Setup of job 7269:
// top_logic
module top_logic(  
		clk,
		rst,
		frz,
		level,
		Dout,
		vsync,
		hsync,
		VGA_R,
		VGA_G,
		VGA_B,
		BTNU,
		BTND,
		BTNL,
		BTNR,
        seven_seg,
        sel,
        pattern_select,
         I_spi_miso,
         O_spi_sck,
         O_spi_cs,
         O_spi_mosi
);
Size in the first run: about 12000 cells after synthesis, ~300 flip-flops, ~110000 um2 of cells after synthesis.
==> flow/config.mk <==
export PLATFORM = sky130hd
export DESIGN_NAME = top_logic
export DESIGN_NICKNAME = top_logic
export VERILOG_FILES = /design/flow/design.v
export SDC_FILE = /design/flow/constraint.sdc
export NUM_CORES = 4
export LEC_CHECK = 0
export CAP_MARGIN = 20
export CELL_PAD_IN_SITES_DETAIL_PLACEMENT = 1
export CELL_PAD_IN_SITES_GLOBAL_PLACEMENT = 3
export CORE_MARGIN = 4
export CORE_UTILIZATION = 67
export CTS_CLUSTER_DIAMETER = 207
export GPL_ROUTABILITY_DRIVEN = 0
export HOLD_SLACK_MARGIN = 0.19
export MAX_ROUTING_LAYER = met4
export SETUP_SLACK_MARGIN = -0.42
export SLEW_MARGIN = 20
export TNS_END_PERCENT = 75
==> flow/constraint.sdc <==
create_clock -name core_clock -period 16.2 [get_ports {clk}]
set_input_delay 3.2400 -clock core_clock [delete_from_list [all_inputs] [get_ports {clk}]]
set_output_delay 3.2400 -clock core_clock [all_outputs]
set_load 0.01 [all_outputs]
run.sh (not shown) runs the stock make flow with config.mk's settings and CLKGATE_MAP_FILE=.
Job 7269: aborted in global placement without I/O (tool error)
Changes in job 4348 relative to job 7269:
# job 7269
export LEC_CHECK = 0
export CAP_MARGIN = 20
export CELL_PAD_IN_SITES_DETAIL_PLACEMENT = 1
export CELL_PAD_IN_SITES_GLOBAL_PLACEMENT = 3
export CORE_MARGIN = 4
export CORE_UTILIZATION = 67
export CTS_CLUSTER_DIAMETER = 207
export GPL_ROUTABILITY_DRIVEN = 0
export HOLD_SLACK_MARGIN = 0.19
export MAX_ROUTING_LAYER = met4
export SETUP_SLACK_MARGIN = -0.42
export SLEW_MARGIN = 20
export TNS_END_PERCENT = 75
create_clock -name core_clock -period 16.2 [get_ports {clk}]
# job 4348
export LEC_CHECK = 0
export CAP_MARGIN = 20
export CORE_MARGIN = 2
export CORE_UTILIZATION = 8
export SLEW_MARGIN = 20
create_clock -name core_clock -period 21.0 [get_ports {clk}]
## What came out
- Job 4348: PASS, flow complete, no timing, DRC or antenna violations
- ~same chip area line of the yosys report in job 7269 and job 4348
- Job 4348 ends up with higher width of the chip than job 7269 does.
- Compared with job 7269, in job 4348 average cell area after synthesis ~0 delta, placeable core area +740%.
- Relative to job 7269, the effective utilization at floorplan of job 4348 is lower by 59 points.
- Min number of placement rows across job 7269 and job 4348: job 7269
- In the floorplan summary, job 4348 is listed with a die area greater than that of job 7269.
Input changes introduced in job 2777 (baseline for comparison: job 4348):
# job 4348
export LEC_CHECK = 0
export CAP_MARGIN = 20
export CORE_MARGIN = 2
export CORE_UTILIZATION = 8
export SLEW_MARGIN = 20
create_clock -name core_clock -period 21.0 [get_ports {clk}]
# job 2777
export LEC_CHECK = 0
export CAP_MARGIN = 30
export CORE_MARGIN = 2
export CORE_UTILIZATION = 72
export SLEW_MARGIN = 20
create_clock -name core_clock -period 12.9 [get_ports {clk}]
Results
What the final checks of job 2777 revealed, after a flow that finished every stage, was a layout that fails on setup timing.
Of job 2777 and job 4348, the higher met3 routing resource usage after global routing belongs to job 2777.
Number of clock buffers in the layout: job 2777 > job 4348
Combined global-route utilization of all metal layers in job 2777 is 35 points above job 4348.
When the final numbers for job 2777 and job 4348 were put side by side, the maximum clock skew at final layout turned out to be smaller in job 2777.
Looking at source of the critical timing path, the VGA.vcount[0]$_SDFFE_PP0P_ result is from job 4348; the VGA.vcount[1]$_SDFFE_PP0P_ one comes from job 2777.
Going from job 4348 to job 2777, met3 layer wire length in the routed design grows by about 60%.
In the metrics for job 2777 and job 4348, the one carrying the higher number of gates resized after CTS is job 2777.
#### Input delta (job 8737 over job 2777)
# job 2777
export LEC_CHECK = 0
export CAP_MARGIN = 30
export CORE_MARGIN = 2
export CORE_UTILIZATION = 72
export SLEW_MARGIN = 20
create_clock -name core_clock -period 12.9 [get_ports {clk}]
# job 8737
export LEC_CHECK = 0
export CAP_MARGIN = 20
export CORE_MARGIN = 2
export CORE_UTILIZATION = 72
export SETUP_SLACK_MARGIN = -0.87
export SLEW_MARGIN = 20
create_clock -name core_clock -period 11.5 [get_ports {clk}]
Results
Total detailed-routing wirelength of job 8737 exceeds that of job 2777 by a few percent.
Compared to job 2777, job 8737 has count of vias placed by the detailed router 3.5% higher.
Summary of job 8737 over job 2777: count of clock-buffer cells in the layout now smaller; iteration count of the initial detailed-routing pass now smaller; critical path depth now larger; fraction of the core area covered by cells at the end of the flow now larger; register share of the cell area comparable.
Job 8737 does worse than job 2777 on post-route standard cell area excluding fillers.
As of job 8737, global-route wire length before repair had risen by a few percent compared to job 2777.
Complete run, failing final checks: job 8737, reason setup timing.

* * *

Starting RTL as in the previous note.
Design top_logic, start of the top module:
module top_logic(  
		clk,
		rst,
		frz,
		level,
		Dout,
		vsync,
		hsync,
		VGA_R,
		VGA_G,
		VGA_B,
		BTNU,
		BTND,
		BTNL,
		BTNR,
        seven_seg,
        sel,
        pattern_select,
         I_spi_miso,
         O_spi_sck,
         O_spi_cs,
         O_spi_mosi
);
	input clk;
    input rst;
    input frz;
    input [4:0]level;
    input Dout;
    output vsync;
    output hsync;
    output [3:0] VGA_R;
    output [3:0] VGA_G;
    output [3:0] VGA_B;
    input BTNU;
    input BTND;
    input BTNR;
    input BTNL;
    output [7:0]seven_seg;
    output [7:0] sel;
    wire left;
    wire right;
    wire up;
    wire down;
    assign left=BTNL;
    assign right=BTNR;
    assign up=BTNU;
    assign down=BTND;
    input    I_spi_miso;  
    output  wire         O_spi_sck;  
    output  wire         O_spi_cs  ;  
    output  wire         O_spi_mosi ;    
    input pattern_select;
    wire [3:0]spi_x_out;
    wire [3:0]spi_y_out;
    wire [15:0]score;
    wire over;
   spi_control spi(
                .clk(clk),
                .I_rst_n(!rst),
                .I_tx_en(1'b1),
                .rst(rst),
                .spi_x_out(spi_x_out),
                .spi_y_out(spi_y_out),
                .I_spi_miso(I_spi_miso),
                .O_spi_sck(O_spi_sck),
                .O_spi_cs(O_spi_cs),
                .O_spi_mosi(O_spi_mosi)
    );
    vga VGA( 
			 .clk(clk),
			 .rst(rst),
			 .frz(~frz),
			 .color_change(Dout),
			 .score2(score),
			 .vsync(vsync),
			 .hsync(hsync),
			 .VGA_R(VGA_R),
			 .VGA_G(VGA_G),
			 .VGA_B(VGA_B),
			 .up(up),
			 .down(down),
			 .right(right),
  ...
==> flow/config.mk <==
export PLATFORM = sky130hd
export DESIGN_NAME = top_logic
export DESIGN_NICKNAME = top_logic
export VERILOG_FILES = /design/flow/design.v
export SDC_FILE = /design/flow/constraint.sdc
export NUM_CORES = 4
export LEC_CHECK = 0
export CAP_MARGIN = 30
export CORE_MARGIN = 2
export CORE_UTILIZATION = 72
export HOLD_SLACK_MARGIN = 0.29
export SETUP_SLACK_MARGIN = -0.85
export SLEW_MARGIN = 20
==> flow/constraint.sdc <==
create_clock -name core_clock -period 10.6 [get_ports {clk}]
set_input_delay 2.1200 -clock core_clock [delete_from_list [all_inputs] [get_ports {clk}]]
set_output_delay 2.1200 -clock core_clock [all_outputs]
set_load 0.01 [all_outputs]
The baseline finished but fails on setup timing.
Rerun with:
- CAP_MARGIN: 30 -> 20
- CORE_UTILIZATION: 72 -> 44
- HOLD_SLACK_MARGIN: 0.29 -> unset
- SETUP_SLACK_MARGIN: -0.85 -> unset
- clock period: 10.6 -> 16.9 ns (I/O delays scaled with it)
Outcome:
- The new run produced a clean layout
- utilization falls by 37 points
- maximum frequency falls by 11%
- cell count falls by 1.5%
- worst hold slack barely changes
